Setup of v32:
==> flow/design.v (excerpt) <==
module datapath(output [6:0] display, days, output [3:0] segment, output am, pm, dblink, Sound, Vcc_out, input Next, Up, SetTime, SetAlarm, Snooze, Stop, Mute, Clr, Clk_sys);
==> flow/config.mk <==
export PLATFORM = sky130hd
export DESIGN_NAME = datapath
export DESIGN_NICKNAME = datapath
export VERILOG_FILES = /design/flow/design.v
export SDC_FILE = /design/flow/constraint.sdc
export NUM_CORES = 4
export LEC_CHECK = 0
export CAP_MARGIN = 20
export CELL_PAD_IN_SITES_DETAIL_PLACEMENT = 0
export CORE_MARGIN = 2
export CORE_UTILIZATION = 46
export GPL_ROUTABILITY_DRIVEN = 0
export PLACE_DENSITY = 0.54
export SLEW_MARGIN = 0
==> flow/constraint.sdc <==
create_clock -name core_clock -period 7.59 [get_ports {Clk_sys}]
set_input_delay 1.5180 -clock core_clock [delete_from_list [all_inputs] [get_ports {Clk_sys}]]
set_output_delay 1.5180 -clock core_clock [all_outputs]
set_load 0.01 [all_outputs]
run.sh (not shown) runs the stock make flow with config.mk's settings and CLKGATE_MAP_FILE=.
No stage failed in v32, and the final checks on the layout all came back clean.
Edits applied to the flow inputs when going from v32 to v36:
- changing SLEW_MARGIN from 0 to 20
- removing GPL_ROUTABILITY_DRIVEN (formerly 0)
- changing CORE_UTILIZATION from 46 to 40
- setting SETUP_SLACK_MARGIN to 2.18 for the first time
- removing CELL_PAD_IN_SITES_DETAIL_PLACEMENT (formerly 0)
- removing PLACE_DENSITY (formerly 0.54)
- changing the clock period (ns, I/O delays scaled along) from 7.59 to 8.42
==> results <==
Between v36 and v32, the wire length of the first global-routing pass does not differ in any meaningful way. Taking v32 as the reference, in v36 cell leakage power shows a reduction of 0.14 nW; clock latency of the later-clocked register in the worst-skew pair saw a decrease. | worst hold margin | v36 vs v32 | better |. From v32 to v36 the numbers moved as follows: post-detailed-routing wire length lower, power density relative to cell area lower.
Relative to v36, the following input files were edited for v2:
- an added CTS_CLUSTER_DIAMETER of 28
- a change of SETUP_SLACK_MARGIN from 2.18 to 1.23
- a change of CORE_UTILIZATION from 40 to 72
- an added PLACE_DENSITY_LB_ADDON of 0.01
- a change of the clock period (ns, I/O delays scaled along) from 8.42 to 4.69
==> comparison <==
Per the final summary, v2 finished and its layout is clean on timing, DRC and antenna.
Both conditions hold for v36: the flow ran to the end and the final layout passed the timing, DRC and antenna checks.
On v2: overall power consumption is about 130% higher than what v36 gave.
The run showing the greater CTS clock-pin slew for the worst setup and hold paths is v36.
v2 vs v36: worst hold margin down
v2 vs v36, internal portion of total power went up by 3.3 mW.
Summary of v2 over v36: non-clock buffer area fraction after layout went up by 1.5 points, routed wire length rose 14%.
Diff v36 -> v2: number of vias per cell after detailed routing up 20%, post-layout instance count excluding filler cells moved down.
Modified inputs, v14 compared to v2
- removing CTS_CLUSTER_DIAMETER (formerly 28)
- changing CORE_UTILIZATION from 72 to 66
- removing PLACE_DENSITY_LB_ADDON (formerly 0.01)
- removing SETUP_SLACK_MARGIN (formerly 1.23)
- changing the clock period (ns, I/O delays scaled along) from 4.69 to 13.4
[summary]
- Both conditions hold for v14: the flow ran to the end and the final layout passed the timing, DRC and antenna checks.
- [compare] base=v2 new=v14: initial cell density of the core now sits lower, power consumed by the clock network now sits lower, combinational share of cell area now sits higher, die area now sits higher, part of the total power dissipated in combinational logic now sits higher.
- display[3] as the last element of the critical path was reported by v2, and display[6] by v14.

P:
datapath again, from the RTL that the note above started with.
==> flow/config.mk <==
export PLATFORM = sky130hd
export DESIGN_NAME = datapath
export DESIGN_NICKNAME = datapath
export VERILOG_FILES = /design/flow/design.v
export SDC_FILE = /design/flow/constraint.sdc
export NUM_CORES = 4
export LEC_CHECK = 0
export CAP_MARGIN = 0
export CORE_ASPECT_RATIO = 0.87
export CORE_MARGIN = 2
export CORE_UTILIZATION = 72
export CTS_CLUSTER_DIAMETER = 28
export CTS_CLUSTER_SIZE = 32
export HOLD_SLACK_MARGIN = 0.29
export PLACE_DENSITY_LB_ADDON = 0.01
export SETUP_SLACK_MARGIN = 1.38
export SLEW_MARGIN = 20
==> flow/constraint.sdc <==
create_clock -name core_clock -period 4.69 [get_ports {Clk_sys}]
set_input_delay 0.9380 -clock core_clock [delete_from_list [all_inputs] [get_ports {Clk_sys}]]
set_output_delay 0.9380 -clock core_clock [all_outputs]
set_load 0.01 [all_outputs]
### P -> Q
# P
export LEC_CHECK = 0
export CAP_MARGIN = 0
export CORE_ASPECT_RATIO = 0.87
export CORE_MARGIN = 2
export CORE_UTILIZATION = 72
export CTS_CLUSTER_DIAMETER = 28
export CTS_CLUSTER_SIZE = 32
export HOLD_SLACK_MARGIN = 0.29
export PLACE_DENSITY_LB_ADDON = 0.01
export SETUP_SLACK_MARGIN = 1.38
export SLEW_MARGIN = 20
create_clock -name core_clock -period 4.69 [get_ports {Clk_sys}]
# Q
export LEC_CHECK = 0
export CAP_MARGIN = 20
export CORE_MARGIN = 2
export CORE_UTILIZATION = 65
export SLEW_MARGIN = 20
create_clock -name core_clock -period 5.47 [get_ports {Clk_sys}]
Compared with P, Q shows total met3 wirelength after detailed routing lower by 1.2 mm.
Taking P as the reference, in Q post-placement cell count has increased; final total power has decreased.
[inputs] R vs Q
# Q
export LEC_CHECK = 0
export CAP_MARGIN = 20
export CORE_MARGIN = 2
export CORE_UTILIZATION = 65
export SLEW_MARGIN = 20
create_clock -name core_clock -period 5.47 [get_ports {Clk_sys}]
# R
export LEC_CHECK = 0
export CAP_MARGIN = 20
export CORE_MARGIN = 2
export CORE_UTILIZATION = 40
export SLEW_MARGIN = 20
create_clock -name core_clock -period 5.19 [get_ports {Clk_sys}]
[summary]
- Going from Q to R, met3 track demand over resource lost 1.5 points; cell area climbed 2.2%.
- [R vs Q] utilization: lower in R
diff inputs: R => S
# R
export LEC_CHECK = 0
export CAP_MARGIN = 20
export CORE_MARGIN = 2
export CORE_UTILIZATION = 40
export SLEW_MARGIN = 20
create_clock -name core_clock -period 5.19 [get_ports {Clk_sys}]
# S
export LEC_CHECK = 0
export CAP_MARGIN = 20
export CORE_MARGIN = 2
export CORE_UTILIZATION = 40
export SLEW_MARGIN = 20
create_clock -name core_clock -period 8.42 [get_ports {Clk_sys}]
[summary]
Row number of buffers other than clock buffers in the final layout: S lower / R higher. The final reports for S and R show relative area of clock buffers and inverters in the final design lower in the former. In the metrics for R and S, the one carrying the lower power is S. The setup slack of S is larger than that of R.
The following lists how T was set up differently from S:
# S
export LEC_CHECK = 0
export CAP_MARGIN = 20
export CORE_MARGIN = 2
export CORE_UTILIZATION = 40
export SLEW_MARGIN = 20
create_clock -name core_clock -period 8.42 [get_ports {Clk_sys}]
# T
export LEC_CHECK = 0
export ABC_AREA = 1
export CAP_MARGIN = 20
export CORE_MARGIN = 2
export CORE_UTILIZATION = 72
export SLEW_MARGIN = 20
create_clock -name core_clock -period 4.68 [get_ports {Clk_sys}]
Notes after the runs:
Number of vias per cell after detailed routing in T is about 9% above S. Summary: net switching power, T worse than S. Compared with S, T shows a area added between synthesis and finish that is 1.2 points lower. Critical path depth down 2 in T wrt S. The total routing resource utilization after global routing in T sits 19 points above the value recorded for S. Looking at routed length on met2, T sits above S. Compared with S, T ends up with a larger final cell area. Compared with S, T shows a higher internal power consumption.

== run 1 ==
datapath again, from the RTL that the note above started with.
clock: 4.68 ns
lec_check: 0
cap_margin: 0
core_aspect_ratio: 0.9
core_margin: 2
core_utilization: 72
cts_cluster_diameter: 192
cts_cluster_size: 19
max_routing_layer: met4
place_density_lb_addon: 0.01
setup_slack_margin: 1.2
slew_margin: 20
Run 1: PASS, flow complete, no timing, DRC or antenna violations
> inputs changed (run 1 -> run 2)
- a change of SETUP_SLACK_MARGIN from 1.2 to 1.38
- a deleted MAX_ROUTING_LAYER that had been met4
- a deleted PLACE_DENSITY_LB_ADDON that had been 0.01
- a deleted CORE_ASPECT_RATIO that had been 0.9
- a deleted CTS_CLUSTER_DIAMETER that had been 192
- an added ABC_AREA of 1
- an added PLACE_DENSITY of 0.39
- a change of CAP_MARGIN from 0 to 20
- a change of CTS_CLUSTER_SIZE from 19 to 10
Findings:
Summary: with run 1 as the reference, number of logic inverters in the finished layout in run 2 moved up by more than 100%. Delta (run 2 minus run 1): wire length on met2 saw an increase; global-route met1 utilization saw a decrease. Run 1 → run 2: post-cts resize count went up 56%, worst hold slack went down 0.012 ns, register-to-register slack went up 0.21 ns. Comparing run 1 with run 2, the number of nets with antenna violations after routing came out essentially unchanged.
Input changes introduced in run 3 (baseline for comparison: run 2):
- CTS_CLUSTER_SIZE changed from 10 to 19
- PLACE_DENSITY_LB_ADDON newly set to 0.28
- SETUP_SLACK_MARGIN changed from 1.38 to 1.13
- ABC_AREA removed (was 1)
- CAP_MARGIN changed from 20 to 0
- PLACE_DENSITY removed (was 0.39)
--- outcome ---
Compared with run 2, gate count of the mapped netlist in run 3 decreased by more than 10%.
Run 2 → run 3: number of buffers created by CTS went down; global-route usage shows a reduction of 1.0 points; routability congestion estimate from global placement fell 0.022.
Run 3: area of the mapped netlist is about 2.2% lower than what run 2 reported.
Compared run 3 against run 2; register bit count reported by yosys within noise.
Delta (run 3 minus run 2): number of buffers inserted by post-CTS setup repair rose 8, routed wire length shrank by 4.2 mm.
--- input diff run 3..run 4 ---
- SETUP_SLACK_MARGIN now 1.37, was 1.13
- PLACE_DENSITY_LB_ADDON now 0.0, was 0.28
- CAP_MARGIN now 15, was 0
- CTS_CLUSTER_SIZE no longer set, was 19
Results
Run 4: done, clean on timing, DRC and antenna
The cell count of run 4 and that of run 3 are within noise of each other.
Compare run 3 and run 4 | sum of buffers and inverters on the critical path lower: run 4
Of run 3 and run 4, the run reporting the higher maximum number of pins on one net before global-route repair was run 4.
Modified inputs, run 5 compared to run 4
- CTS_CLUSTER_DIAMETER newly set to 389
- CAP_MARGIN changed from 15 to 30
- CTS_CLUSTER_SIZE newly set to 18
- SLEW_MARGIN changed from 20 to 10
- SETUP_SLACK_MARGIN changed from 1.37 to 1.2
==> comparison <==
In the metrics for run 5 and run 4, the one carrying the higher worst setup slack is run 4. Higher total leakage power was reported by run 4, not run 5. CTS buffer count: run 5 lower than run 4. [run 5 vs run 4] tally of clock buffers in the finished layout: lower in run 5.
Power is estimated from default activity; no workload was simulated.
